**flow/run.sh**
```bash
#!/bin/bash
# the make line also repeats each setting of config.mk as NAME=value (left out here)
make -C /OpenROAD-flow-scripts/flow DESIGN_CONFIG=/design/flow/config.mk WORK_HOME=/design/flow/orfs CLKGATE_MAP_FILE= finish
```
**flow/config.mk**
```make
export PLATFORM = sky130hd
export DESIGN_NAME = joltage
export DESIGN_NICKNAME = joltage
export VERILOG_FILES = /design/flow/design.v
export SDC_FILE = /design/flow/constraint.sdc
export NUM_CORES = 4
export LEC_CHECK = 0
export ABC_AREA = 1
export CAP_MARGIN = 20
export CORE_MARGIN = 2
export CORE_UTILIZATION = 40
export CTS_CLUSTER_DIAMETER = 363
export HOLD_SLACK_MARGIN = 0.18
export PLACE_DENSITY_LB_ADDON = 0.18
export SLEW_MARGIN = 20
```
**flow/constraint.sdc**
```tcl
create_clock -name core_clock -period 25.0 [get_ports {clk}]
set_input_delay 5.0000 -clock core_clock [delete_from_list [all_inputs] [get_ports {clk}]]
set_output_delay 5.0000 -clock core_clock [all_outputs]
set_load 0.01 [all_outputs]
```
**flow/design.v**
```verilog
module joltage #(parameter int LENGTH = 100) (
    input logic clk, rst, start, data_valid,
    input logic [4*LENGTH-1:0] line_flat,
    output logic [15:0] joltage1_out,
    output logic [63:0] joltage2_out,
    output logic done
    );
    logic [3:0] line [0:LENGTH-1];
    genvar k;
    generate
        for (k = 0; k < LENGTH; k++) begin : unflatten
            assign line[k] = line_flat[4*k +: 4];
        end
    endgenerate
    parameter IDLE   = 4'b000_0,
              DATA   = 4'b001_0,
              CALC_1 = 4'b010_0,
              CALC_2 = 4'b011_0,
              SUM    = 4'b100_0,
              DONE   = 4'b101_1;
    logic [3:0] state;
    assign done = state[0];
    logic [3:0] buffer [0:LENGTH-1-2];
    logic [3:0] shift_last;
    assign shift_last = buffer[LENGTH-1-2];
    logic [$clog2(LENGTH)-1:0] counter;
    logic [3:0] p1_curr_jolt [0:1];
    logic p1_jolt_en [0:1];
    always_comb begin : p1_comb 
        p1_jolt_en[0] = shift_last >= p1_curr_jolt[0];
        p1_jolt_en[1] = (p1_curr_jolt[0] >= p1_curr_jolt[1]) && p1_jolt_en[0];
    end
    always_ff @(posedge clk) begin : p1_seq
        if (state == DATA) begin
            p1_curr_jolt[0] <= line[LENGTH-2];
            p1_curr_jolt[1] <= line[LENGTH-1];
        end
        else if (state == CALC_1 || state == CALC_2) begin
            p1_curr_jolt[0] <= p1_jolt_en[0] ? shift_last : p1_curr_jolt[0];
            p1_curr_jolt[1] <= p1_jolt_en[1] ? p1_curr_jolt[0] : p1_curr_jolt[1];
        end
        if (state == IDLE)
            joltage1_out <= 16'd0;
        else if (state == SUM)
            joltage1_out <= joltage1_out + p1_curr_jolt[0] * 4'd10 + p1_curr_jolt[1];
    end
    logic [3:0] p2_curr_jolt [0:11];
    logic p2_jolt_en [0:11];
    always_comb begin : p2_comb
        p2_jolt_en[0] = (shift_last >= p2_curr_jolt[0]);
        for (int z = 1; z < 12; z++) begin
            p2_jolt_en[z] = (p2_curr_jolt[z-1] >= p2_curr_jolt[z]) && p2_jolt_en[z-1];
        end
    end
    genvar i;
    generate
        for (i = 0; i < 12; i++) begin
            always_ff @(posedge clk) begin : p2_seq
                if (state == DATA) begin
                    p2_curr_jolt[i] <= line[LENGTH-12+i];
                end
                else if (state == CALC_2) begin
                    if (i == 0)
                        p2_curr_jolt[i] <= p2_jolt_en[i] ? shift_last : p2_curr_jolt[i];
                    else
                        p2_curr_jolt[i] <= p2_jolt_en[i] ? p2_curr_jolt[i-1] : p2_curr_jolt[i];
                end
            end
        end
    endgenerate
    logic [39:0] stage1, stage2, stage3, stage4, stage5, stage6;
    logic [39:0] stage7, stage8, stage9, stage10, stage11, stage12;
    always_comb begin : mult_add  
        stage1  = p2_curr_jolt[0];
        stage2  = (stage1  * 10) + p2_curr_jolt[1];
        stage3  = (stage2  * 10) + p2_curr_jolt[2];
        stage4  = (stage3  * 10) + p2_curr_jolt[3];
        stage5  = (stage4  * 10) + p2_curr_jolt[4];
        stage6  = (stage5  * 10) + p2_curr_jolt[5];
        stage7  = (stage6  * 10) + p2_curr_jolt[6];
        stage8  = (stage7  * 10) + p2_curr_jolt[7];
        stage9  = (stage8  * 10) + p2_curr_jolt[8];
        stage10 = (stage9  * 10) + p2_curr_jolt[9];
        stage11 = (stage10 * 10) + p2_curr_jolt[10];
        stage12 = (stage11 * 10) + p2_curr_jolt[11];
    end
    always_ff @(posedge clk) begin : p2_joltage_sum
        if (state == IDLE)
            joltage2_out <= 64'd0;
        else if (state == SUM) begin
            joltage2_out <= joltage2_out + stage12;
        end
    end
    always_ff @(posedge clk) begin : counter_logic
        if (state == DATA)
            counter <= '0;
        else if (state == CALC_1 || state == CALC_2)
            counter <= counter + 1'b1;
    end
    genvar j;
    generate
        for (j = 0; j < LENGTH-2; j++) begin
            always_ff @(posedge clk) begin : shift_reg
                if ((state == DATA) && data_valid) begin
                    buffer[j] <= line[j];
                end
                if (state == CALC_1 || state == CALC_2) begin
                    buffer[j] <= buffer[j-1];
                    if (j == 0)
                        buffer[j] <= 4'd0;
                end
            end
        end
    endgenerate
    always_ff @(posedge clk) begin : state_transitions
        if (rst) begin
            state <= IDLE;
        end
        else begin
            case (state)
                IDLE: state <= start ? DATA : IDLE;
                DATA: state <= data_valid ? CALC_1 : DATA;
                CALC_1: state <= counter == 4'd9 ? CALC_2 : CALC_1;
                CALC_2: state <= counter == LENGTH - 2'd3 ? SUM : CALC_2;
                SUM: state <= DONE;
                DONE: state <= start ? DATA : DONE;
                default : ;
            endcase
        end
    end
endmodule
```
==> results of run 1 <==
-- per-layer routing --
layer	track usage	up-vias
met2	0.388	1154
met4	0.0509	44
met5	0	-
met1	0.325	22788
li1	-	25583
met3	0.0481	208
-- through the flow --
stage	TNS, ns	util
6_report	0	0.491
5_1_grt	-0.759	0.491
4_1_cts	0	0.473
3_5_place_dp	-3.37	0.456
3_3_place_gp	-4.74	0.456
2_1_floorplan	0	-
-- repair_timing --
item,4_1_cts,5_1_grt
pin swaps,2,70
setup buffers,1,47
gates resized,19,423
endpoints found under the setup margin,22,33
-- final cells by class --
cell class,count,area (um^2)
sequential,539,15200
fill,13448,67100
inverter,1204,4530
antenna,13,32.5
multi-input combinational,5771,35100
tap,1755,2200
timing repair buffer,559,5450
clock inverter,37,375
clock buffer,83,1770
==> deck_impl_summary.md, run 1 <==
Synthesis and Place & Route Summary

Clock tree
  • CTS tree: done
  • Longest Clk Path Bufs: 3
  • Latency at later pin: 0.66 ns
  • Number of CTS-inserted buffers: 67
  • H-tree lvl count: 3
  • Clock slew at reported path FFs: 0.06 ns
  • CTS Hold Bufs: 0
  • Clock Sinks: 539
  • Root Buffer: clkbuf_16

Route
  • Metal3 WL: 10.8 mm
  • DR WL/cell: 16.6 um
  • DR DRC count: 0
  • First DRT Iteration DRCs: 3,378
  • Met2 wire length: 74.8 mm
  • Routed Wire Length: 166 mm
  • Vias/cell: 5.00
  • DR top layer: met5
  • Remaining antenna violation count: 0
  • Router iterations before antenna repair: 6
  • Via count: 49,777
  • Wire length on met1: 76.7 mm

Setup path
  • WP data required: 25.57 ns
  • Worst-case reg-to-reg path depth: 146
  • Arr. time, crit path: 23.80 ns
  • Critical Path Start: p2_curr_jolt[0][0]
  • Crit path kind: flip-flop to flip-flop
  • CP max-delay cell: fa_1
  • Reg2reg end: joltage2_out[60]
  • Crit path depth: 146
  • Crit-path max FO: 6
  • Critical Path Sink Type: flip-flop
  • RR Startpoint: p2_curr_jolt[0][0]
  • Crit path top cell by count: nand2_1
  • Startpoint types: flip-flop
  • R2R Setup Slk: 1.77 ns
  • Setup crit end: joltage2_out[60]
  • Cell family with most CP delay: simple AND/OR/NAND/NOR gates
  • Buf/Inv on CP: 23
  • Max incr delay on CP: 0.55 ns

Yosys
  • Yosys chip area: 53,200 um^2
  • Compound-Gate Fraction of Synth Area: 0.0816
  • XORs/XNORs by Area: 0.0656
  • Distinct cells, synth: 67
  • Multiplexer share: 0
  • Adders+Majority by Area: 0.165
  • Dominant comb cell: simple AND/OR/NAND/NOR gates
  • Synth top cells by count: nand2_1 (2,654), inv_1 (1,187), ha_1 (655), nor2_1 (542), edfxtp_1 (444)
  • Number of enable flip-flop cells: 444
  • Cell count listed in synth_stat.txt: 7,630
  • Yosys simple share: 0.308
  • Syn. warnings: 7
  • Mapped Area: 53,200 um^2
  • Post-Syn Instances: 7,630
  • Top-area cell share: 0.251
  • Async SR Flop Fraction: 0
  • Commonest flop: edfxtp_1
  • Count leader, synth: nand2_1
  • Post-synthesis area per instance: 6.97 um^2
  • Synth Seq Share: 0.286
  • Top area cell types: edfxtp_1 (25%), nand2_1 (19%), ha_1 (15%)
  • Seq cells post-synth: 539
  • Largest area contributor in the netlist: edfxtp_1

Run
  • Stage-log warning count: 39
  • Max cap viols: 0

Floorplan
  • Core box area: 132,000 um^2
  • Die width: 369 um
  • Row Count: 133
  • I/O pin count: 485
  • Total Die Area: 136,000 um^2
  • Fp util: 0.404
  • Die Y: 369 um

Final timing
  • Number of hold violations in the final report: 0
  • Maximum clock rate: 0.0430 GHz
  • WHS: 0.455 ns
  • Worst setup margin: 1.77 ns
  • Final setup violation count: 0
  • Period Utilization, post-route: 0.929
  • Period minus WS final: 23.23 ns
  • Max-slew violation count: 0
  • Clock Skew: 0.0341 ns
  • Slew at the pin closest to its max-slew limit: 1.05 ns
  • Worst slew margin: 0.293

Placement
  • DP Wirelength: 135 mm
  • Placement-stage cell area: 60,100 um^2
  • Routability cong.: 0.926
  • Post-place setup slack: -0.591 ns
  • Port bufs: 484
  • Dpl cells: 9,780

Global route
  • Gr ovfl total: 0
  • Initial antenna violation count: 38
  • Number of global-route vias before repair: 47,926
  • First-pass GRT wire length: 259 mm
  • Largest net degree at the start of global routing: 198
  • Global Route Usage Sum: 0.238

Hold path
  • Worst hold path type: flip-flop to flip-flop
  • Min-delay src: buffer[0][2]
  • Hold Path Stages: 2
  • Worst hold endpoint: buffer[0][2]

Layout
  • Finished Cell Area: 64,700 um^2
  • Final Non-Filler Cells: 9,961
  • Final Net Count: 9,229
  • Synthesis-to-finish area growth: 21.6%

Outcome
  • Outcome: timing/DRC/antenna clean
==> run 2: changes to the inputs <==
CAP_MARGIN = 25   (was 20)
CORE_UTILIZATION = 54   (was 40)
CTS_CLUSTER_DIAMETER = not set   (was 363)
CTS_CLUSTER_SIZE = 87   (was not set)
HOLD_SLACK_MARGIN = not set   (was 0.18)
MIN_ROUTING_LAYER = met1   (was not set)
PLACE_DENSITY_LB_ADDON = 0.13   (was 0.18)
SETUP_SLACK_MARGIN = 1.77   (was not set)
TNS_END_PERCENT = 25   (was not set)
clock period = 14.1 ns   (was 25.0 ns; I/O delays follow)
==> run 2 against run 1 <==
  * The layout now fails its checks (setup timing)
  * Register-to-register slack worse by 11 ns
  * Cell area up 33%
  * Non-clock buffer count up 1964
  * Synthesized cell count stayed put
  * Critical path depth decreased by 12
  * Global-route usage is 13 points higher
  * Highest routed layer unchanged
  * Critical endpoint unchanged
==> deck_impl_summary.md, run 2 <==
Synthesis and Place & Route Summary

Yosys
  • Top-area cell share: 0.251
  • Commonest flop: edfxtp_1
  • Mapped Area: 53,200 um^2
  • Dominant comb cell: simple AND/OR/NAND/NOR gates
  • Top area cell types: edfxtp_1 (25%), nand2_1 (19%), ha_1 (15%)
  • Largest area contributor in the netlist: edfxtp_1
  • Synth top cells by count: nand2_1 (2,654), inv_1 (1,187), ha_1 (655), nor2_1 (542), edfxtp_1 (444)
  • XORs/XNORs by Area: 0.0656
  • Count leader, synth: nand2_1
  • Yosys chip area: 53,200 um^2
  • Cell count listed in synth_stat.txt: 7,630
  • Post-synthesis area per instance: 6.97 um^2
  • Post-Syn Instances: 7,630
  • Async SR Flop Fraction: 0
  • Number of enable flip-flop cells: 444
  • Distinct cells, synth: 67
  • Synth Seq Share: 0.286
  • Compound-Gate Fraction of Synth Area: 0.0816
  • Syn. warnings: 7
  • Multiplexer share: 0
  • Yosys simple share: 0.308
  • Seq cells post-synth: 539
  • Adders+Majority by Area: 0.165

Clock tree
  • H-tree lvl count: 2
  • Clock slew at reported path FFs: 0.06 ns
  • Longest Clk Path Bufs: 3
  • Number of CTS-inserted buffers: 59
  • Root Buffer: clkbuf_16
  • Latency at later pin: 0.71 ns
  • Clock Sinks: 539
  • CTS tree: done

Placement
  • Routability cong.: 0.971
  • Port bufs: 484
  • Placement-stage cell area: 73,900 um^2
  • DP Wirelength: 143 mm
  • Post-place setup slack: -8.22 ns

Setup path
  • Cell family with most CP delay: simple AND/OR/NAND/NOR gates
  • Worst-case reg-to-reg path depth: 134
  • Setup crit end: joltage2_out[60]
  • Critical Path Start: p2_curr_jolt[0][0]
  • Startpoint types: flip-flop
  • Crit path top cell by count: ha_4
  • WP data required: 14.69 ns
  • R2R Setup Slk: -9.37 ns
  • Max incr delay on CP: 0.49 ns
  • CP max-delay cell: a21oi_2
  • Crit path depth: 134
  • Crit-path max FO: 4
  • Buf/Inv on CP: 22
  • Crit path kind: flip-flop to flip-flop
  • Critical Path Sink Type: flip-flop
  • Reg2reg end: joltage2_out[60]
  • RR Startpoint: p2_curr_jolt[0][0]
  • Arr. time, crit path: 24.06 ns

Layout
  • Fillers: 4,965
  • Finished Cell Area: 86,200 um^2
  • Synthesis-to-finish area growth: 62.0%
  • Final Net Count: 11,185

Floorplan
  • Die width: 318 um
  • Core box area: 98,000 um^2
  • Fp util: 0.543
  • Die Y: 318 um
  • Row Count: 115
  • Total Die Area: 101,000 um^2
  • I/O pin count: 485

Hold path
  • Worst hold endpoint: buffer[0][0]
  • Worst hold path type: flip-flop to flip-flop
  • Hold Path Stages: 2
  • Min-delay src: buffer[0][0]

Global route
  • Initial antenna violation count: 35
  • Gr ovfl total: 0
  • Largest net degree at the start of global routing: 238
  • First-pass GRT wire length: 306 mm
  • Global Route Usage Sum: 0.372
  • Number of global-route vias before repair: 60,527

Final timing
  • Slew at the pin closest to its max-slew limit: 1.46 ns
  • Number of hold violations in the final report: 0
  • Final setup violation count: 53
  • Worst setup margin: -9.37 ns
  • Period minus WS final: 23.47 ns
  • Clock Skew: 0.0437 ns
  • RSZ-0062 raised after global routing: yes
  • Worst slew margin: 0.0168
  • Max-slew violation count: 0
  • Setup TNS: -394.82 ns
  • Maximum clock rate: 0.0426 GHz
  • Period Utilization, post-route: 1.66

Run
  • Stage-log warning count: 42
  • Max cap viols: 0

Outcome
  • Outcome: complete, but fails checks
  • Layout check faults: setup timing

Route
  • Routed Wire Length: 228 mm
  • DR DRC count: 0
  • Router iterations before antenna repair: 9
  • Via count: 64,786
  • First DRT Iteration DRCs: 6,616
  • DR WL/cell: 19.9 um
  • Vias/cell: 5.65
  • Remaining antenna violation count: 0
-- run 2: what timing repair did --
action	CTS	global route
setup buffers	283	141
hold buffers	0	0
pin swaps	397	497
endpoints found under the setup margin	54	54
gates resized	693	749
-- run 2: final cells by class --
class	count	area (um^2)	share of cell area
multi-input combinational	5771	42300	0.491
timing repair buffer	2523	20400	0.237
sequential	539	15200	0.177
inverter	1204	4540	0.0527
clock buffer	92	1750	0.0203
tap	1287	1610	0.0187
clock inverter	18	273	0.00317
antenna	24	60.1	0.000697
-- run 2: metrics by stage --
step / cells / utilization / hold WS (ns)
floorplan: 7634 / - / 0.425
global placement: 10899 / 0.754 / 0.435
detailed placement: 10900 / 0.754 / 0.451
CTS: 11293 / 0.835 / 0.459
global route: 11447 / 0.879 / 0.475
finish: 11458 / 0.879 / 0.463
-- run 2: routing by layer --
metal  vias to the layer above  global-route usage  wire length (um)
met3                      1297              0.0713             23300
met1                     30088               0.447             81800
met2                      3867               0.651            107000
li1                      29496                   -                 -
met4                        38               0.150             16400
met5                         -                   0               299
==> run 3: changes to the inputs <==
ABC_AREA = not set   (was 1)
CAP_MARGIN = 20   (was 25)
CELL_PAD_IN_SITES_DETAIL_PLACEMENT = 2   (was not set)
CORE_UTILIZATION = 36   (was 54)
CTS_CLUSTER_SIZE = not set   (was 87)
GPL_ROUTABILITY_DRIVEN = 1   (was not set)
MAX_ROUTING_LAYER = met5   (was not set)
MIN_ROUTING_LAYER = not set   (was met1)
PLACE_DENSITY_LB_ADDON = 0.19   (was 0.13)
SETUP_SLACK_MARGIN = not set   (was 1.77)
TNS_END_PERCENT = not set   (was 25)
clock period = 40.6 ns   (was 14.1 ns; I/O delays follow)
==> run 3 against run 2 <==
  * Die area increased by 38%
  * Sequential share of layout area increased by 8.5 points
  * The run now finishes clean
  * Critical path type unchanged
  * Register-to-register slack improved by 23 ns
  * Synthesized cell count decreased by 23%
  * Cell count decreased by 29%
==> deck_impl_summary.md, run 3 <==
Synthesis and Place & Route Summary

Setup path
  • Crit path depth: 106
  • Startpoint types: flip-flop
  • Setup crit end: joltage2_out[62]
  • WP data required: 41.11 ns
  • CP max-delay cell: a311oi_1
  • RR Startpoint: p2_curr_jolt[0][0]
  • Buf/Inv on CP: 3
  • Max incr delay on CP: 0.74 ns
  • Worst-case reg-to-reg path depth: 106
  • Critical Path Sink Type: flip-flop
  • Crit-path max FO: 8
  • Crit path top cell by count: ha_1
  • Reg2reg end: joltage2_out[62]
  • Crit path kind: flip-flop to flip-flop
  • R2R Setup Slk: 13.29 ns
  • Arr. time, crit path: 27.82 ns
  • Cell family with most CP delay: adder cells
  • Critical Path Start: p2_curr_jolt[0][0]

Final timing
  • Clock Skew: 0.0723 ns
  • Period minus WS final: 27.32 ns
  • Setup TNS: 0 ns
  • Number of hold violations in the final report: 0
  • Period Utilization, post-route: 0.673
  • Final setup violation count: 0
  • RSZ-0062 raised after global routing: no
  • Maximum clock rate: 0.0366 GHz
  • Worst setup margin: 13.29 ns
  • Slew at the pin closest to its max-slew limit: 1.10 ns
  • Worst slew margin: 0.262
  • Max-slew violation count: 0

Hold path
  • Hold Path Stages: 2
  • Worst hold endpoint: buffer[0][1]
  • Worst hold path type: flip-flop to flip-flop
  • Min-delay src: buffer[0][1]

Floorplan
  • Core box area: 135,000 um^2
  • Die Y: 373 um
  • Die width: 373 um
  • Total Die Area: 139,000 um^2
  • I/O pin count: 485
  • Fp util: 0.363
  • Row Count: 135

Clock tree
  • H-tree lvl count: 3
  • Longest Clk Path Bufs: 3
  • Post-CTS sizing: 0
  • Latency at later pin: 0.68 ns
  • Number of CTS-inserted buffers: 68
  • Root Buffer: clkbuf_16
  • CTS tree: done
  • Clock Sinks: 539
  • Number of post-CTS setup repair buffers: 0
  • CTS Hold Bufs: 0
  • Clock slew at reported path FFs: 0.06 ns

Yosys
  • Yosys chip area: 49,100 um^2
  • Count leader, synth: nand2_1
  • XORs/XNORs by Area: 0.0933
  • Async SR Flop Fraction: 0
  • Dominant comb cell: simple AND/OR/NAND/NOR gates
  • Number of enable flip-flop cells: 444
  • Mapped Area: 49,100 um^2
  • Post-Syn Instances: 5,869
  • Largest area contributor in the netlist: edfxtp_1
  • Commonest flop: edfxtp_1
  • Top-area cell share: 0.271
  • Syn. warnings: 7
  • Compound-Gate Fraction of Synth Area: 0.146
  • Synth Seq Share: 0.310
  • Synth top cells by count: nand2_1 (1,538), ha_1 (655), edfxtp_1 (444), xnor2_1 (334), a21oi_1 (319)
  • Adders+Majority by Area: 0.178
  • Seq cells post-synth: 539
  • Post-synthesis area per instance: 8.37 um^2
  • Top area cell types: edfxtp_1 (27%), ha_1 (17%), nand2_1 (12%)
  • Distinct cells, synth: 104
  • Multiplexer share: 0.00392
  • Yosys simple share: 0.234
  • Cell count listed in synth_stat.txt: 5,869

Placement
  • Routability cong.: 0.844
  • DP Wirelength: 142 mm
  • Post-place setup slack: 13.87 ns
  • Port bufs: 484

Route
  • Routed Wire Length: 212 mm
  • DR WL/cell: 25.9 um
  • Router iterations before antenna repair: 5
  • First DRT Iteration DRCs: 2,739
  • Remaining antenna violation count: 0
  • DR DRC count: 0
  • Via count: 47,220
  • Vias/cell: 5.79

Global route
  • Gr ovfl total: 0
  • Global Route Usage Sum: 0.285
  • First-pass GRT wire length: 318 mm
  • Largest net degree at the start of global routing: 200
  • Initial antenna violation count: 70
  • Number of global-route vias before repair: 53,595

Run
  • Stage-log warning count: 37
  • Max cap viols: 0

Layout
  • Synthesis-to-finish area growth: 18.6%
  • Final Net Count: 7,361

Outcome
  • Outcome: timing/DRC/antenna clean
[run 3: cell type report]
type	count	area [um^2]
antenna	45	113
tap	1781	2230
timing repair buffer	503	5020
clock inverter	38	573
inverter	263	987
clock buffer	83	1800
sequential	539	15200
multi-input combinational	4899	32300
fill	14939	77200
[run 3: per-stage QoR]
| step | util | hold slack [ns] | instance area [um^2] | cells |
|---|---|---|---|---|
| after floorplan | - | 0.437 | 49100 | 5873 |
| after global placement | 0.412 | 0.443 | 55800 | 7985 |
| after detailed placement | 0.412 | 0.464 | 55800 | 7985 |
| after CTS | 0.429 | 0.478 | 58100 | 8106 |
| after global routing | 0.430 | 0.509 | 58300 | 8146 |
| final | 0.430 | 0.473 | 58300 | 8151 |
[run 3: routing by layer]
layer,track usage,up-vias,part of all wire
met2,0.529,1324,0.51
met5,0,-,0.0013
met3,0.0599,608,0.054
met1,0.301,23679,0.37
li1,-,21569,-
met4,0.148,40,0.061
==> run 4: changes to the inputs <==
CAP_MARGIN = 5   (was 20)
CELL_PAD_IN_SITES_DETAIL_PLACEMENT = not set   (was 2)
CORE_UTILIZATION = 68   (was 36)
CTS_CLUSTER_SIZE = 58   (was not set)
GPL_ROUTABILITY_DRIVEN = not set   (was 1)
MAX_ROUTING_LAYER = not set   (was met5)
MIN_ROUTING_LAYER = met1   (was not set)
PLACE_DENSITY = 0.61   (was not set)
PLACE_DENSITY_LB_ADDON = not set   (was 0.19)
SETUP_SLACK_MARGIN = 3.72   (was not set)
TNS_END_PERCENT = 25   (was not set)
clock period = 13.9 ns   (was 40.6 ns; I/O delays follow)
==> run 4 against run 3 <==
  * The run now fails in clock tree synthesis
  * Die area down 47%
  * Area after synthesis unchanged
  * Synthesized cell count did not move
==> deck_impl_summary.md, run 4 <==
Implementation Results

Yosys
  • XORs/XNORs by Area: 0.0933
  • Commonest flop: edfxtp_1
  • Distinct cells, synth: 104
  • Adders+Majority by Area: 0.178
  • Cell count listed in synth_stat.txt: 5,869
  • Seq cells post-synth: 539
  • Synth top cells by count: nand2_1 (1,538), ha_1 (655), edfxtp_1 (444), xnor2_1 (334), a21oi_1 (319)
  • Number of enable flip-flop cells: 444
  • Count leader, synth: nand2_1
  • Post-Syn Instances: 5,869
  • Async SR Flop Fraction: 0
  • Synth Seq Share: 0.310
  • Largest area contributor in the netlist: edfxtp_1
  • Post-synthesis area per instance: 8.37 um^2
  • Top area cell types: edfxtp_1 (27%), ha_1 (17%), nand2_1 (12%)
  • Yosys chip area: 49,100 um^2
  • Mapped Area: 49,100 um^2
  • Syn. warnings: 7
  • Compound-Gate Fraction of Synth Area: 0.146
  • Top-area cell share: 0.271
  • Dominant comb cell: simple AND/OR/NAND/NOR gates
  • Yosys simple share: 0.234
  • Multiplexer share: 0.00392

Placement
  • Placement-stage cell area: 67,400 um^2
  • Routability cong.: 0.942
  • DP Wirelength: 141 mm
  • Port bufs: 484

Outcome
  • Err: [ERROR DPL-0038] Utilization greater than 100%, impossible to legalize
  • Stopped at: clock tree synthesis
  • Outcome: aborted with a tool error

Floorplan
  • Die Y: 273 um
  • Die width: 273 um
  • I/O pin count: 485
  • Core box area: 71,500 um^2
  • Fp util: 0.687
  • Row Count: 98
  • Total Die Area: 74,400 um^2
## run 4: stage by stage
stage               setup WS (ns)  cells   util
floorplan                   -6.82   5873      -
global placement            -7.43   8500  0.943
detailed placement          -9.19   8500  0.943
==> run 5: changes to the inputs <==
CAP_MARGIN = 0   (was 5)
CELL_PAD_IN_SITES_GLOBAL_PLACEMENT = 1   (was not set)
CORE_ASPECT_RATIO = 0.6   (was not set)
CORE_UTILIZATION = 40   (was 68)
CTS_CLUSTER_SIZE = 99   (was 58)
GPL_ROUTABILITY_DRIVEN = 0   (was not set)
GPL_TIMING_DRIVEN = 0   (was not set)
HOLD_SLACK_MARGIN = 0.28   (was not set)
MAX_ROUTING_LAYER = met5   (was not set)
MIN_ROUTING_LAYER = not set   (was met1)
PLACE_DENSITY = not set   (was 0.61)
SETUP_SLACK_MARGIN = 5.0   (was 3.72)
TNS_END_PERCENT = not set   (was 25)
clock period = 29.4 ns   (was 13.9 ns; I/O delays follow)
==> run 5 against run 4 <==
  * Die area grew 69%
  * Synthesized cell count is the same
  * Now clean on timing, DRC and antenna
  * Area after synthesis is the same
==> deck_impl_summary.md, run 5 <==
Synthesis and Place & Route Summary

Outcome
  • Outcome: timing/DRC/antenna clean

Setup path
  • R2R Setup Slk: 5.86 ns
  • RR Startpoint: p2_curr_jolt[0][1]
  • CP max-delay cell: edfxtp_1
  • Critical Path Sink Type: flip-flop
  • Arr. time, crit path: 24.01 ns
  • Setup crit end: joltage2_out[60]
  • Max incr delay on CP: 0.51 ns
  • Crit-path max FO: 10
  • Buf/Inv on CP: 9
  • Reg2reg end: joltage2_out[60]
  • WP data required: 29.86 ns
  • Crit path top cell by count: ha_1
  • Critical Path Start: p2_curr_jolt[0][1]
  • Cell family with most CP delay: adder cells
  • Crit path depth: 112
  • Crit path kind: flip-flop to flip-flop
  • Worst-case reg-to-reg path depth: 112
  • Startpoint types: flip-flop

Layout
  • Synthesis-to-finish area growth: 24.8%
  • Finished Cell Area: 61,300 um^2
  • Final core utilization: 0.504
  • Final Non-Filler Cells: 8,169
  • Final Net Count: 7,586

Yosys
  • Synth Seq Share: 0.310
  • Top-area cell share: 0.271
  • Distinct cells, synth: 104
  • Post-Syn Instances: 5,869
  • Synth top cells by count: nand2_1 (1,538), ha_1 (655), edfxtp_1 (444), xnor2_1 (334), a21oi_1 (319)
  • Dominant comb cell: simple AND/OR/NAND/NOR gates
  • Cell count listed in synth_stat.txt: 5,869
  • Top area cell types: edfxtp_1 (27%), ha_1 (17%), nand2_1 (12%)
  • Post-synthesis area per instance: 8.37 um^2
  • Multiplexer share: 0.00392
  • Count leader, synth: nand2_1
  • Compound-Gate Fraction of Synth Area: 0.146
  • Number of enable flip-flop cells: 444
  • Seq cells post-synth: 539
  • Commonest flop: edfxtp_1
  • Adders+Majority by Area: 0.178
  • Yosys chip area: 49,100 um^2
  • Async SR Flop Fraction: 0
  • XORs/XNORs by Area: 0.0933
  • Largest area contributor in the netlist: edfxtp_1
  • Yosys simple share: 0.234
  • Syn. warnings: 7
  • Mapped Area: 49,100 um^2

Final timing
  • Setup TNS: 0 ns
  • Period Utilization, post-route: 0.801
  • Maximum clock rate: 0.0425 GHz
  • Period minus WS final: 23.54 ns
  • Clock Skew: 0.0330 ns
  • Slew at the pin closest to its max-slew limit: 1.03 ns
  • Max-slew violation count: 0
  • WHS: 0.458 ns
  • Final setup violation count: 0
  • Worst setup margin: 5.86 ns
  • RSZ-0062 raised after global routing: no
  • Number of hold violations in the final report: 0
  • Worst slew margin: 0.303

Clock tree
  • Number of CTS-inserted buffers: 50
  • H-tree lvl count: 2
  • Root Buffer: clkbuf_16
  • Longest Clk Path Bufs: 3
  • Latency at later pin: 0.63 ns
  • CTS tree: done
  • Clock slew at reported path FFs: 0.07 ns
  • CTS Hold Bufs: 0
  • Clock Sinks: 539

Global route
  • Number of global-route vias before repair: 39,047
  • Largest net degree at the start of global routing: 55
  • Global Route Usage Sum: 0.222
  • First-pass GRT wire length: 223 mm
  • Initial antenna violation count: 28
  • Gr ovfl total: 0

Route
  • DR WL/cell: 18.1 um
  • DR DRC count: 0
  • Router iterations before antenna repair: 6
  • Remaining antenna violation count: 0
  • First DRT Iteration DRCs: 2,989
  • Vias/cell: 5.25
  • Routed Wire Length: 148 mm
  • Via count: 42,881

Hold path
  • Worst hold endpoint: buffer[0][0]
  • Hold Path Stages: 2
  • Min-delay src: buffer[0][0]
  • Worst hold path type: flip-flop to flip-flop

Placement
  • Port bufs: 484
  • Dpl cells: 7,982
  • DP Wirelength: 120 mm
  • Post-place setup slack: 1.92 ns
  • Placement-stage cell area: 56,300 um^2

Floorplan
  • Fp util: 0.404
  • Die Y: 275 um
  • I/O pin count: 485
  • Row Count: 99
  • Die width: 456 um
  • Core box area: 122,000 um^2
  • Total Die Area: 126,000 um^2

Run
  • Stage-log warning count: 28
  • Max cap viols: 0
[run 5: what timing repair did]
item | CTS | global route
pin swaps | 17 | 119
hold endpoints to repair | 0 | 0
resized | 128 | 409
setup endpoints to repair | 30 | 33
setup buffers | 21 | 60
[run 5: layout make-up]
type,count,area (um^2)
clock buffers,61,1290
diodes,12,30.0
well taps,1616,2020
multi-input cells,4899,35100
flip-flops and latches,539,15200
fillers,11870,60300
clock inverters,33,327
repair buffers,574,5660
plain buffers,172,696
inverters,263,990
[run 5: layer usage]
metal  track usage  wire length [um]  vias up
met5             0                80        -
met4        0.0382              2160       14
met3        0.0279              6090      133
met2         0.322             61600      727
met1         0.350             77900    20014
li1              -                 -    21993
==> run 6: changes to the inputs <==
CAP_MARGIN = 20   (was 0)
CELL_PAD_IN_SITES_GLOBAL_PLACEMENT = not set   (was 1)
CORE_ASPECT_RATIO = not set   (was 0.6)
CORE_UTILIZATION = 56   (was 40)
CTS_CLUSTER_SIZE = not set   (was 99)
GPL_ROUTABILITY_DRIVEN = not set   (was 0)
GPL_TIMING_DRIVEN = not set   (was 0)
HOLD_SLACK_MARGIN = not set   (was 0.28)
MAX_ROUTING_LAYER = not set   (was met5)
SETUP_SLACK_MARGIN = not set   (was 5.0)
clock period = 13.4 ns   (was 29.4 ns; I/O delays follow)
==> run 6 against run 5 <==
  * The layout now fails its checks (setup timing)
  * Setup slack lost 16 ns
  * First-iteration DRC count is 80% higher
  * Register-to-register slack worse by 16 ns
  * Critical path depth is 4 lower
  * Critical path type unchanged
  * Largest cell class unchanged
  * Fmax down 1.7%
  * Cell area rose by 28%
  * Global-route usage grew 11 points
  * Hold slack worse by 0.017 ns
  * Via count grew 29%
  * Area after synthesis is the same
==> deck_impl_summary.md, run 6 <==
Synthesis and Place & Route Summary

Yosys
  • Synth top cells by count: nand2_1 (1,538), ha_1 (655), edfxtp_1 (444), xnor2_1 (334), a21oi_1 (319)
  • Compound-Gate Fraction of Synth Area: 0.146
  • Dominant comb cell: simple AND/OR/NAND/NOR gates
  • Post-Syn Instances: 5,869
  • Commonest flop: edfxtp_1
  • Distinct cells, synth: 104
  • Cell count listed in synth_stat.txt: 5,869
  • XORs/XNORs by Area: 0.0933
  • Synth Seq Share: 0.310
  • Adders+Majority by Area: 0.178
  • Async SR Flop Fraction: 0
  • Number of enable flip-flop cells: 444
  • Count leader, synth: nand2_1
  • Syn. warnings: 7
  • Multiplexer share: 0.00392
  • Top area cell types: edfxtp_1 (27%), ha_1 (17%), nand2_1 (12%)
  • Yosys chip area: 49,100 um^2
  • Seq cells post-synth: 539
  • Post-synthesis area per instance: 8.37 um^2
  • Yosys simple share: 0.234
  • Top-area cell share: 0.271
  • Largest area contributor in the netlist: edfxtp_1
  • Mapped Area: 49,100 um^2

Setup path
  • Setup crit end: joltage2_out[52]
  • Cell family with most CP delay: adder cells
  • CP max-delay cell: xnor2_1
  • Reg2reg end: joltage2_out[52]
  • Crit path top cell by count: xnor2_1
  • Arr. time, crit path: 24.46 ns
  • Max incr delay on CP: 0.70 ns
  • Crit path depth: 108
  • Buf/Inv on CP: 14
  • Worst-case reg-to-reg path depth: 108
  • Startpoint types: flip-flop
  • WP data required: 13.91 ns
  • RR Startpoint: p2_curr_jolt[0][1]
  • Crit-path max FO: 9
  • Critical Path Sink Type: flip-flop
  • Critical Path Start: p2_curr_jolt[0][1]
  • Crit path kind: flip-flop to flip-flop
  • R2R Setup Slk: -10.55 ns

Hold path
  • Worst hold endpoint: buffer[88][3]
  • Hold Path Stages: 2
  • Min-delay src: buffer[87][3]
  • Worst hold path type: flip-flop to flip-flop

Floorplan
  • Core box area: 86,900 um^2
  • Die Y: 300 um
  • Die width: 300 um
  • Row Count: 108
  • Fp util: 0.565
  • I/O pin count: 485
  • Total Die Area: 90,100 um^2

Route
  • Router iterations before antenna repair: 9
  • Vias/cell: 6.06
  • Met2 wire length: 98.6 mm
  • DR top layer: met5
  • DR DRC count: 0
  • Routed Wire Length: 199 mm
  • Metal3 WL: 18.6 mm
  • Wire length on met1: 68.0 mm
  • Remaining antenna violation count: 0
  • DR WL/cell: 21.9 um
  • First DRT Iteration DRCs: 5,374
  • Via count: 55,274

Clock tree
  • H-tree lvl count: 2
  • CTS tree: done
  • Clock Sinks: 539
  • Root Buffer: clkbuf_16
  • Latency at later pin: 0.67 ns
  • Clock slew at reported path FFs: 0.06 ns
  • Number of CTS-inserted buffers: 56
  • CTS Hold Bufs: 0
  • Longest Clk Path Bufs: 3

Outcome
  • Outcome: complete, but fails checks
  • Layout check faults: setup timing

Layout
  • FF+latch area: 15,200 um^2
  • Final Net Count: 8,982
  • Synthesis-to-finish area growth: 59.9%
  • Fillers: 3,676
  • Finished Cell Area: 78,500 um^2
  • Logic area: 41,300 um^2

Final timing
  • Number of hold violations in the final report: 0
  • Maximum clock rate: 0.0418 GHz
  • Clock Skew: 0.0889 ns
  • Max-slew violation count: 0
  • Slew at the pin closest to its max-slew limit: 1.19 ns
  • Final setup violation count: 52
  • Worst setup margin: -10.55 ns
  • WHS: 0.441 ns
  • Worst slew margin: 0.205
  • Period Utilization, post-route: 1.79
  • RSZ-0062 raised after global routing: yes
  • Period minus WS final: 23.95 ns

Run
  • Stage-log warning count: 44
  • Max cap viols: 0

Placement
  • DP Wirelength: 113 mm
  • Routability cong.: 0.913
  • Port bufs: 484
  • Placement-stage cell area: 67,600 um^2
  • Post-place setup slack: -8.72 ns

Global route
  • Gr ovfl total: 0
  • Largest net degree at the start of global routing: 231
  • Number of global-route vias before repair: 51,463
  • First-pass GRT wire length: 248 mm
  • Initial antenna violation count: 41
  • Global Route Usage Sum: 0.331
-- run 6: area by class of cell --
cell class,instances,share of cell area
Antenna cell,16,0.000510
Clock buffer,79,0.0194
Clock inverter,27,0.00366
Inverter,263,0.0128
Multi-Input combinational cell,4899,0.526
Sequential cell,539,0.194
Tap cell,1155,0.0184
Timing Repair Buffer,2136,0.225
-- run 6: metrics by stage --
step / instances / util / TNS (ns)
after CTS: 8990 / 0.847 / -305.58
after floorplan: 5873 / - / -259.98
after global routing: 9111 / 0.904 / -440.90
after global placement: 8743 / 0.778 / -321.61
after detailed placement: 8743 / 0.778 / -349.56
final: 9114 / 0.904 / -412.18
-- run 6: metal layers --
layer / global-route usage / vias to the layer above
li1: - / 24756
met1: 0.378 / 26172
met2: 0.614 / 3111
met3: 0.0674 / 1187
met4: 0.110 / 48
met5: 0 / -
-- run 6: repair_timing --
item / 4_1_cts / 5_1_grt
setup endpoints to repair: 52 / 53
gates cloned: 2 / 0
pin swaps: 303 / 384
endpoints found under the hold margin: 0 / 0
resized: 521 / 604
buffers inserted: 142 / 119
==> run 7: changes to the inputs <==
ABC_AREA = 0   (was not set)
CELL_PAD_IN_SITES_GLOBAL_PLACEMENT = 2   (was not set)
CORE_ASPECT_RATIO = 0.65   (was not set)
CORE_UTILIZATION = 16   (was 56)
CTS_CLUSTER_SIZE = 58   (was not set)
GPL_ROUTABILITY_DRIVEN = 0   (was not set)
PLACE_DENSITY_LB_ADDON = 0.12   (was not set)
clock period = 18.0 ns   (was 13.4 ns; I/O delays follow)
==> run 7 against run 6 <==
  * Still fails the layout checks on setup timing
  * Sequential share of layout area shrank 0.83 points
  * Core utilization shrank 63 points
  * Fmax grew 11%
  * Cell count grew 33%
  * Global-route usage shrank 21 points
  * Cell area grew 4.5%
  * Critical path type unchanged
==> deck_impl_summary.md, run 7 <==
Synthesis and Place & Route Summary

Setup path
  • Buf/Inv on CP: 14
  • Startpoint types: flip-flop
  • Worst-case reg-to-reg path depth: 102
  • R2R Setup Slk: -3.49 ns
  • Critical Path Sink Type: flip-flop
  • Crit path kind: flip-flop to flip-flop
  • Arr. time, crit path: 22.02 ns
  • Critical Path Start: p2_curr_jolt[0][1]
  • Setup crit end: joltage2_out[52]
  • Reg2reg end: joltage2_out[52]
  • Max incr delay on CP: 0.50 ns
  • Crit-path max FO: 6
  • CP max-delay cell: fa_2
  • RR Startpoint: p2_curr_jolt[0][1]
  • WP data required: 18.53 ns
  • Crit path depth: 102
  • Cell family with most CP delay: adder cells
  • Crit path top cell by count: ha_4

Placement
  • Post-place setup slack: -5.01 ns
  • DP Wirelength: 163 mm
  • Port bufs: 484

Yosys
  • Top-area cell share: 0.271
  • Number of enable flip-flop cells: 444
  • Async SR Flop Fraction: 0
  • Multiplexer share: 0.00392
  • Post-Syn Instances: 5,869
  • Count leader, synth: nand2_1
  • Seq cells post-synth: 539
  • Distinct cells, synth: 104
  • Compound-Gate Fraction of Synth Area: 0.146
  • Post-synthesis area per instance: 8.37 um^2
  • Syn. warnings: 7
  • Adders+Majority by Area: 0.178
  • Mapped Area: 49,100 um^2
  • Yosys chip area: 49,100 um^2
  • Cell count listed in synth_stat.txt: 5,869
  • Yosys simple share: 0.234
  • Largest area contributor in the netlist: edfxtp_1
  • Commonest flop: edfxtp_1
  • Top area cell types: edfxtp_1 (27%), ha_1 (17%), nand2_1 (12%)
  • Synth Seq Share: 0.310
  • XORs/XNORs by Area: 0.0933
  • Synth top cells by count: nand2_1 (1,538), ha_1 (655), edfxtp_1 (444), xnor2_1 (334), a21oi_1 (319)
  • Dominant comb cell: simple AND/OR/NAND/NOR gates

Run
  • Max cap viols: 0
  • Stage-log warning count: 36

Clock tree
  • Number of CTS-inserted buffers: 61
  • CTS Hold Bufs: 0
  • Latency at later pin: 0.73 ns
  • Clock slew at reported path FFs: 0.06 ns
  • Root Buffer: clkbuf_16
  • Clock Sinks: 539
  • CTS tree: done
  • H-tree lvl count: 2
  • Longest Clk Path Bufs: 3

Global route
  • Initial antenna violation count: 57
  • Met3 Use GR: 0.0212
  • Gr ovfl total: 0
  • Largest net degree at the start of global routing: 185
  • Number of global-route vias before repair: 49,039
  • Global Route Usage Sum: 0.125
  • Met1 GRT Util: 0.190
  • GR met2 Demand/Resource: 0.187
  • First-pass GRT wire length: 305 mm
  • GRT busiest layer: met1

Layout
  • Synthesis-to-finish area growth: 67.1%
  • Fillers: 32,690
  • Final Net Count: 9,074

Hold path
  • Min-delay src: buffer[0][1]
  • Hold Path Stages: 2
  • Worst hold path type: flip-flop to flip-flop
  • Worst hold endpoint: buffer[0][1]

Outcome
  • Layout check faults: setup timing
  • Outcome: complete, but fails checks

Final timing
  • Worst slew margin: 0.275
  • Number of hold violations in the final report: 0
  • Setup TNS: -109.31 ns
  • Maximum clock rate: 0.0465 GHz
  • RSZ-0062 raised after global routing: yes
  • Period Utilization, post-route: 1.19
  • Slew at the pin closest to its max-slew limit: 1.09 ns
  • Max-slew violation count: 0
  • Worst setup margin: -3.49 ns
  • Final setup violation count: 39
  • Period minus WS final: 21.49 ns
  • Clock Skew: 0.0606 ns

Floorplan
  • Core box area: 304,000 um^2
  • Total Die Area: 312,000 um^2
  • Die width: 691 um
  • Row Count: 163
  • Fp util: 0.161
  • Die Y: 451 um
  • I/O pin count: 485

Route
  • Remaining antenna violation count: 0
  • Router iterations before antenna repair: 5
  • DR DRC count: 0
  • Vias/cell: 3.97
  • First DRT Iteration DRCs: 1,919
  • DR WL/cell: 16.6 um
  • Routed Wire Length: 201 mm
  • Via count: 48,028
-- run 7: routing by layer --
layer	routed length (um)	vias up
met1	107000	22436
li1	-	24918
met5	451	-
met3	6450	195
met2	83800	411
met4	2740	68
-- run 7: cell type report --
cell class,instances,area (um^2),share of cell area
multi-input combinational,4899,40500,0.493
timing repair buffer,2223,18300,0.223
sequential,539,15200,0.186
tap,4042,5060,0.0616
clock buffer,81,1690,0.0206
inverter,263,1000,0.0122
clock inverter,35,343,0.00418
antenna,5,12.5,0.000152
-- run 7: timing repair --
item | 4_1_cts | 5_1_grt
pin swaps | 382 | 298
gates cloned | 1 | 0
setup endpoints to repair | 45 | 45
gates resized | 761 | 411
setup buffers | 201 | 76
-- run 7: per-stage QoR --
| stage | util | hold WS [ns] | instances | area [um^2] |
|---|---|---|---|---|
| 6_report | 0.270 | 0.458 | 12087 | 82100 |
| 3_3_place_gp | 0.232 | 0.445 | 11699 | 70500 |
| 2_1_floorplan | - | 0.437 | 5873 | 50200 |
| 4_1_cts | 0.259 | 0.459 | 12013 | 78800 |
| 5_1_grt | 0.269 | 0.478 | 12084 | 82100 |
| 3_5_place_dp | 0.232 | 0.449 | 11699 | 70500 |
==> run 8: changes to the inputs <==
CELL_PAD_IN_SITES_DETAIL_PLACEMENT = 1   (was not set)
CELL_PAD_IN_SITES_GLOBAL_PLACEMENT = 1   (was 2)
CORE_ASPECT_RATIO = not set   (was 0.65)
CORE_MARGIN = 6   (was 2)
CORE_UTILIZATION = 39   (was 16)
CTS_CLUSTER_SIZE = 82   (was 58)
GPL_ROUTABILITY_DRIVEN = not set   (was 0)
PLACE_DENSITY_LB_ADDON = 0.02   (was 0.12)
SLEW_MARGIN = 0   (was 20)
TNS_END_PERCENT = 80   (was not set)
clock period = 20.5 ns   (was 18.0 ns; I/O delays follow)
==> run 8 against run 7 <==
  * Wire length fell by 8.0%
  * Via count rose by 3.4%
  * Still fails the layout checks on setup timing
  * Non-clock buffer count fell by 426
  * Critical path type unchanged
  * Cell area fell by 10%
  * Synthesized cell count did not move
  * Critical path depth rose by 5
==> deck_impl_summary.md, run 8 <==
Synthesis and Place & Route Summary

Setup path
  • RR Startpoint: p2_curr_jolt[0][3]
  • Cell family with most CP delay: adder cells
  • R2R Setup Slk: -1.98 ns
  • Critical Path Sink Type: flip-flop
  • Reg2reg end: joltage2_out[60]
  • Crit path kind: flip-flop to flip-flop
  • Crit-path max FO: 6
  • Buf/Inv on CP: 17
  • Crit path top cell by count: buf_4
  • CP max-delay cell: fa_2
  • Startpoint types: flip-flop
  • Setup crit end: joltage2_out[60]
  • Crit path depth: 107
  • WP data required: 21.01 ns
  • Arr. time, crit path: 22.99 ns
  • Worst-case reg-to-reg path depth: 107
  • Critical Path Start: p2_curr_jolt[0][3]
  • Max incr delay on CP: 0.64 ns

Yosys
  • Number of enable flip-flop cells: 444
  • Synth Seq Share: 0.310
  • XORs/XNORs by Area: 0.0933
  • Compound-Gate Fraction of Synth Area: 0.146
  • Yosys simple share: 0.234
  • Top area cell types: edfxtp_1 (27%), ha_1 (17%), nand2_1 (12%)
  • Multiplexer share: 0.00392
  • Post-synthesis area per instance: 8.37 um^2
  • Async SR Flop Fraction: 0
  • Distinct cells, synth: 104
  • Count leader, synth: nand2_1
  • Synth top cells by count: nand2_1 (1,538), ha_1 (655), edfxtp_1 (444), xnor2_1 (334), a21oi_1 (319)
  • Cell count listed in synth_stat.txt: 5,869
  • Seq cells post-synth: 539
  • Mapped Area: 49,100 um^2
  • Adders+Majority by Area: 0.178
  • Commonest flop: edfxtp_1
  • Dominant comb cell: simple AND/OR/NAND/NOR gates
  • Top-area cell share: 0.271
  • Yosys chip area: 49,100 um^2
  • Syn. warnings: 7
  • Largest area contributor in the netlist: edfxtp_1
  • Post-Syn Instances: 5,869

Route
  • Via count: 49,670
  • DR WL/cell: 19.9 um
  • Router iterations before antenna repair: 5
  • Metal3 WL: 8.73 mm
  • Met2 wire length: 94.3 mm
  • Vias/cell: 5.35
  • Remaining antenna violation count: 0
  • Wire length on met1: 74.2 mm
  • First DRT Iteration DRCs: 2,065
  • DR top layer: met5
  • Routed Wire Length: 185 mm
  • DR DRC count: 0

Global route
  • Gr ovfl total: 0
  • Initial antenna violation count: 65
  • Number of global-route vias before repair: 52,034
  • Largest net degree at the start of global routing: 104
  • First-pass GRT wire length: 266 mm
  • Global Route Usage Sum: 0.235

Hold path
  • Worst hold path type: flip-flop to flip-flop
  • Hold Path Stages: 2
  • Min-delay src: buffer[0][0]
  • Worst hold endpoint: buffer[0][0]

Floorplan
  • Die width: 367 um
  • Die Y: 367 um
  • Row Count: 129
  • Fp util: 0.395
  • Total Die Area: 135,000 um^2
  • I/O pin count: 485
  • Core box area: 124,000 um^2

Run
  • Max cap viols: 0
  • Stage-log warning count: 34

Layout
  • Logic area: 38,300 um^2
  • Synthesis-to-finish area growth: 49.7%
  • Final core utilization: 0.592
  • FF+latch area: 15,200 um^2
  • Final Net Count: 8,648
  • Fillers: 14,150

Final timing
  • Period Utilization, post-route: 1.10
  • Maximum clock rate: 0.0445 GHz
  • Slew at the pin closest to its max-slew limit: 1.09 ns
  • Period minus WS final: 22.48 ns
  • Final setup violation count: 33
  • Worst setup margin: -1.98 ns
  • RSZ-0062 raised after global routing: yes
  • Number of hold violations in the final report: 0
  • WHS: 0.464 ns
  • Max-slew violation count: 0
  • Clock Skew: 0.0462 ns
  • Worst slew margin: 0.272

Placement
  • Port bufs: 484
  • Routability cong.: 0.871
  • DP Wirelength: 128 mm

Clock tree
  • Longest Clk Path Bufs: 3
  • CTS tree: done
  • Clock slew at reported path FFs: 0.06 ns
  • Latency at later pin: 0.68 ns
  • H-tree lvl count: 2
  • Root Buffer: clkbuf_16
  • Number of CTS-inserted buffers: 61
  • Clock Sinks: 539

Outcome
  • Layout check faults: setup timing
  • Outcome: complete, but fails checks
run 8: stage by stage:
stage / setup slack, ns / TNS [ns] / instances / cell area (um^2)
finish: -1.98 / -50.15 / 9284 / 73500
CTS: -0.798 / -15.72 / 9151 / 70000
global route: -2.68 / -76.02 / 9263 / 73500
floorplan: -0.227 / -1.15 / 5873 / 50200
detailed placement: -2.11 / -52.39 / 8909 / 64600
global placement: -1.25 / -25.21 / 8909 / 64600
run 8: metal layers:
metal,track usage,vias to the layer above
met2,0.433,886
met1,0.281,24227
met4,0.0539,48
met3,0.0470,418
met5,0,-
li1,-,24091
run 8: what timing repair did:
item / 4_1_cts / 5_1_grt
resized: 428 / 430
hold buffers: 0 / 0
pin swaps: 269 / 285
setup buffers: 126 / 104
gates cloned: 1 / 1
setup endpoints to repair: 35 / 39
run 8: layout make-up:
type,count,area share
diodes,33,0.00112
clock buffers,81,0.0222
clock inverters,35,0.00505
inverters,263,0.0135
multi-input cells,4899,0.521
flip-flops and latches,539,0.207
well taps,1637,0.0279
repair buffers,1797,0.202
==> run 9: changes to the inputs <==
ABC_AREA = not set   (was 0)
CAP_MARGIN = 25   (was 20)
CELL_PAD_IN_SITES_DETAIL_PLACEMENT = not set   (was 1)
CELL_PAD_IN_SITES_GLOBAL_PLACEMENT = not set   (was 1)
CORE_MARGIN = 2   (was 6)
CORE_UTILIZATION = 45   (was 39)
CTS_CLUSTER_SIZE = not set   (was 82)
MIN_ROUTING_LAYER = met1   (was not set)
PLACE_DENSITY_LB_ADDON = 0.13   (was 0.02)
SETUP_SLACK_MARGIN = 3.72   (was not set)
SLEW_MARGIN = 20   (was 0)
TNS_END_PERCENT = 25   (was 80)
clock period = 13.9 ns   (was 20.5 ns; I/O delays follow)
==> run 9 against run 8 <==
  * Still fails the layout checks on setup timing
  * Fmax grew 4.5%
  * Count of clock-buffer cells in the layout shrank 8
  * Core utilization grew 10 points
  * Global-route usage grew 1.6 points
  * Area after synthesis is the same
  * Die area shrank 17%
  * Sequential share of layout area shrank 0.42 points
  * Cell area grew 2.1%
  * Critical path type unchanged
==> deck_impl_summary.md, run 9 <==
Synthesis and Place & Route Summary

Outcome
  • Outcome: complete, but fails checks
  • Layout check faults: setup timing

Hold path
  • Min-delay src: buffer[34][2]
  • Worst hold endpoint: buffer[35][2]
  • Hold Path Stages: 2
  • Worst hold path type: flip-flop to flip-flop

Floorplan
  • Die Y: 334 um
  • Row Count: 121
  • Core box area: 109,000 um^2
  • Fp util: 0.453
  • I/O pin count: 485
  • Die width: 334 um
  • Total Die Area: 112,000 um^2

Final timing
  • Worst setup margin: -7.60 ns
  • Period Utilization, post-route: 1.55
  • Maximum clock rate: 0.0465 GHz
  • RSZ-0062 raised after global routing: yes
  • Final setup violation count: 50
  • Slew at the pin closest to its max-slew limit: 1.22 ns
  • Worst slew margin: 0.186
  • Number of hold violations in the final report: 0
  • Period minus WS final: 21.50 ns
  • Clock Skew: 0.0757 ns
  • Max-slew violation count: 0
  • WHS: 0.456 ns

Yosys
  • Syn. warnings: 7
  • Yosys chip area: 49,100 um^2
  • Synth Seq Share: 0.310
  • Seq cells post-synth: 539
  • Mapped Area: 49,100 um^2
  • Multiplexer share: 0.00392
  • Count leader, synth: nand2_1
  • Post-Syn Instances: 5,869
  • Dominant comb cell: simple AND/OR/NAND/NOR gates
  • Number of enable flip-flop cells: 444
  • Distinct cells, synth: 104
  • Top area cell types: edfxtp_1 (27%), ha_1 (17%), nand2_1 (12%)
  • Adders+Majority by Area: 0.178
  • Synth top cells by count: nand2_1 (1,538), ha_1 (655), edfxtp_1 (444), xnor2_1 (334), a21oi_1 (319)
  • Cell count listed in synth_stat.txt: 5,869
  • Commonest flop: edfxtp_1
  • XORs/XNORs by Area: 0.0933
  • Compound-Gate Fraction of Synth Area: 0.146
  • Async SR Flop Fraction: 0
  • Yosys simple share: 0.234
  • Largest area contributor in the netlist: edfxtp_1
  • Top-area cell share: 0.271
  • Post-synthesis area per instance: 8.37 um^2

Route
  • First DRT Iteration DRCs: 2,548
  • Via count: 47,657
  • Router iterations before antenna repair: 9
  • DR DRC count: 0
  • Remaining antenna violation count: 0
  • Routed Wire Length: 145 mm
  • Vias/cell: 5.16
  • DR WL/cell: 15.7 um

Global route
  • Global Route Usage Sum: 0.250
  • Initial antenna violation count: 38
  • Gr ovfl total: 0
  • Largest net degree at the start of global routing: 216
  • First-pass GRT wire length: 233 mm
  • Number of global-route vias before repair: 46,820

Setup path
  • Critical Path Start: p2_curr_jolt[0][1]
  • Buf/Inv on CP: 10
  • RR Startpoint: p2_curr_jolt[0][1]
  • Crit path top cell by count: ha_1
  • Max incr delay on CP: 0.63 ns
  • Cell family with most CP delay: adder cells
  • Arr. time, crit path: 22.01 ns
  • Worst-case reg-to-reg path depth: 98
  • CP max-delay cell: fa_2
  • Critical Path Sink Type: flip-flop
  • Startpoint types: flip-flop
  • WP data required: 14.41 ns
  • Crit path kind: flip-flop to flip-flop
  • R2R Setup Slk: -7.60 ns
  • Reg2reg end: joltage2_out[60]
  • Crit path depth: 98
  • Crit-path max FO: 7
  • Setup crit end: joltage2_out[60]

Placement
  • Port bufs: 484
  • DP Wirelength: 114 mm
  • Placement-stage cell area: 68,400 um^2
  • Routability cong.: 0.882

Clock tree
  • Root Buffer: clkbuf_16
  • H-tree lvl count: 2
  • Latency at later pin: 0.68 ns
  • Clock slew at reported path FFs: 0.06 ns
  • CTS tree: done
  • Number of CTS-inserted buffers: 58
  • Clock Sinks: 539
  • Longest Clk Path Bufs: 3

Layout
  • Finished Cell Area: 75,100 um^2
  • Final Net Count: 8,855
  • Fillers: 8,655
  • Synthesis-to-finish area growth: 52.8%

Run
  • Max cap viols: 0
  • Stage-log warning count: 42
-- run 9: area by class of cell --
| type | count | area (um^2) | area share |
|---|---|---|---|
| diodes | 15 | 37.5 | 0.000500 |
| clock buffers | 73 | 1510 | 0.0201 |
| clock inverters | 34 | 399 | 0.00532 |
| inverters | 263 | 992 | 0.0132 |
| multi-input cells | 4899 | 38700 | 0.516 |
| flip-flops and latches | 539 | 15200 | 0.203 |
| well taps | 1414 | 1770 | 0.0236 |
| repair buffers | 2007 | 16400 | 0.218 |
-- run 9: through the flow --
stage          utilization  worst slack, ns  cells  setup TNS (ns)
2_1_floorplan            -            -6.82   5873         -237.14
3_3_place_gp         0.630            -7.75   9012         -306.08
3_5_place_dp         0.630            -8.26   9012         -325.45
4_1_cts              0.670            -7.32   9184         -289.51
5_1_grt              0.691            -8.61   9239         -346.83
6_report             0.691            -7.60   9244         -298.20
-- run 9: repair_timing --
item | 4_1_cts | 5_1_grt
hold buffers | 0 | 0
setup endpoints to repair | 55 | 55
gates cloned | 0 | 0
pin swaps | 203 | 182
setup buffers | 65 | 45
gates resized | 303 | 302
-- run 9: metal layers --
layer	wire length, um	vias to the layer above	track usage
met5	297	-	0
met4	3360	48	0.0626
met3	7980	216	0.0523
met2	71100	762	0.436
met1	62700	22125	0.315
li1	-	24506	-
==> run 10: changes to the inputs <==
ABC_AREA = 1   (was not set)
CELL_PAD_IN_SITES_GLOBAL_PLACEMENT = 2   (was not set)
CORE_ASPECT_RATIO = 1.01   (was not set)
CORE_UTILIZATION = 20   (was 45)
CTS_CLUSTER_SIZE = 62   (was not set)
MIN_ROUTING_LAYER = met2   (was met1)
PLACE_DENSITY_LB_ADDON = not set   (was 0.13)
SETUP_SLACK_MARGIN = -0.07   (was 3.72)
SLEW_MARGIN = 30   (was 20)
TNS_END_PERCENT = 60   (was 25)
==> run 10 against run 9 <==
  * Still fails the layout checks on setup timing
  * Global-route usage rose by 1.3 points
  * Core utilization fell by 34 points
  * Cell area rose by 25%
  * Sequential cell count did not move
  * Wire length rose by 66%
  * Critical path depth rose by 55
  * First-iteration DRC count rose to 3.5 times the previous value
  * Critical path type unchanged
  * Critical endpoint unchanged
  * Largest cell class unchanged
==> deck_impl_summary.md, run 10 <==
Synthesis and Place & Route Summary

Clock tree
  • Clock Sinks: 539
  • Number of CTS-inserted buffers: 74
  • Latency at later pin: 0.73 ns
  • H-tree lvl count: 3
  • Root Buffer: clkbuf_16
  • CTS tree: done
  • CTS Hold Bufs: 0
  • Longest Clk Path Bufs: 3
  • Clock slew at reported path FFs: 0.06 ns

Placement
  • Routability cong.: 0.897
  • Post-place setup slack: -9.66 ns
  • DP Wirelength: 191 mm
  • Port bufs: 484

Final timing
  • Clock Skew: 0.0507 ns
  • Maximum clock rate: 0.0464 GHz
  • Max-slew violation count: 0
  • Slew at the pin closest to its max-slew limit: 1.01 ns
  • Final setup violation count: 53
  • Worst slew margin: 0.329
  • Number of hold violations in the final report: 0
  • Period minus WS final: 21.55 ns
  • Worst setup margin: -7.65 ns
  • RSZ-0062 raised after global routing: yes
  • Period Utilization, post-route: 1.55

Global route
  • Global Route Usage Sum: 0.263
  • First-pass GRT wire length: 359 mm
  • Largest net degree at the start of global routing: 189
  • Number of global-route vias before repair: 93,141
  • Initial antenna violation count: 5
  • Gr ovfl total: 0

Yosys
  • Cell count listed in synth_stat.txt: 7,630
  • Yosys simple share: 0.308
  • Number of enable flip-flop cells: 444
  • Seq cells post-synth: 539
  • Adders+Majority by Area: 0.165
  • Top-area cell share: 0.251
  • Mapped Area: 53,200 um^2
  • Commonest flop: edfxtp_1
  • Multiplexer share: 0
  • Yosys chip area: 53,200 um^2
  • Async SR Flop Fraction: 0
  • Post-Syn Instances: 7,630
  • Synth Seq Share: 0.286
  • Post-synthesis area per instance: 6.97 um^2
  • Dominant comb cell: simple AND/OR/NAND/NOR gates
  • Count leader, synth: nand2_1
  • Compound-Gate Fraction of Synth Area: 0.0816
  • Top area cell types: edfxtp_1 (25%), nand2_1 (19%), ha_1 (15%)
  • Synth top cells by count: nand2_1 (2,654), inv_1 (1,187), ha_1 (655), nor2_1 (542), edfxtp_1 (444)
  • Syn. warnings: 7
  • Distinct cells, synth: 67
  • Largest area contributor in the netlist: edfxtp_1
  • XORs/XNORs by Area: 0.0656

Floorplan
  • Row Count: 190
  • Core box area: 265,000 um^2
  • Fp util: 0.201
  • I/O pin count: 485
  • Total Die Area: 270,000 um^2
  • Die width: 517 um
  • Die Y: 522 um

Setup path
  • Critical Path Start: p2_curr_jolt[0][0]
  • Crit path top cell by count: buf_4
  • Worst-case reg-to-reg path depth: 153
  • Crit-path max FO: 4
  • Startpoint types: flip-flop
  • WP data required: 14.50 ns
  • Crit path depth: 153
  • Buf/Inv on CP: 48
  • Arr. time, crit path: 22.15 ns
  • Crit path kind: flip-flop to flip-flop
  • R2R Setup Slk: -7.65 ns
  • Max incr delay on CP: 0.59 ns
  • Cell family with most CP delay: adder cells
  • CP max-delay cell: fa_2
  • Reg2reg end: joltage2_out[60]
  • Setup crit end: joltage2_out[60]
  • Critical Path Sink Type: flip-flop
  • RR Startpoint: p2_curr_jolt[0][0]

Hold path
  • Min-delay src: buffer[0][1]
  • Hold Path Stages: 2
  • Worst hold path type: flip-flop to flip-flop
  • Worst hold endpoint: buffer[0][1]

Outcome
  • Outcome: complete, but fails checks
  • Layout check faults: setup timing

Route
  • DR WL/cell: 17.0 um
  • Routed Wire Length: 242 mm
  • DR DRC count: 0
  • First DRT Iteration DRCs: 8,799
  • Remaining antenna violation count: 0
  • Router iterations before antenna repair: 6
  • Vias/cell: 5.84
  • Via count: 82,936

Run
  • Stage-log warning count: 36
  • Max cap viols: 0

Layout
  • Synthesis-to-finish area growth: 77.1%
  • Final core utilization: 0.356
  • Final Net Count: 11,555
## run 10: timing repair
item,4_1_cts,5_1_grt
pin swaps,630,565
resized,1179,611
setup buffers,385,133
setup endpoints to repair,53,54
## run 10: layout make-up
class / count / area (um^2)
diodes: 135 / 338
clock buffers: 93 / 1960
clock inverters: 38 / 442
fillers: 28020 / 171000
inverters: 1204 / 4570
multi-input cells: 5771 / 43900
flip-flops and latches: 539 / 15200
well taps: 3552 / 4440
repair buffers: 2878 / 23200
## run 10: through the flow
stage               cell area (um^2)  setup TNS, ns  hold WS, ns  std cells
floorplan                      56100        -215.79        0.425       7634
global placement               79200        -406.82        0.438      13441
detailed placement             79200        -409.61        0.447      13441
CTS                            90200        -312.25        0.456      13951
global route                   93900        -391.59        0.474      14090
finish                         94200        -323.91        0.455      14210
## run 10: metal layers
layer / global-route usage / vias up / routed length (um) / share of wire
li1: - / 30180 / - / -
met1: - / 30357 / 0 / 0
met2: 0.309 / 21353 / 128000 / 0.53
met3: 0.369 / 999 / 102000 / 0.42
met4: 0.0272 / 47 / 9920 / 0.041
met5: 0.0767 / - / 2390 / 0.0099
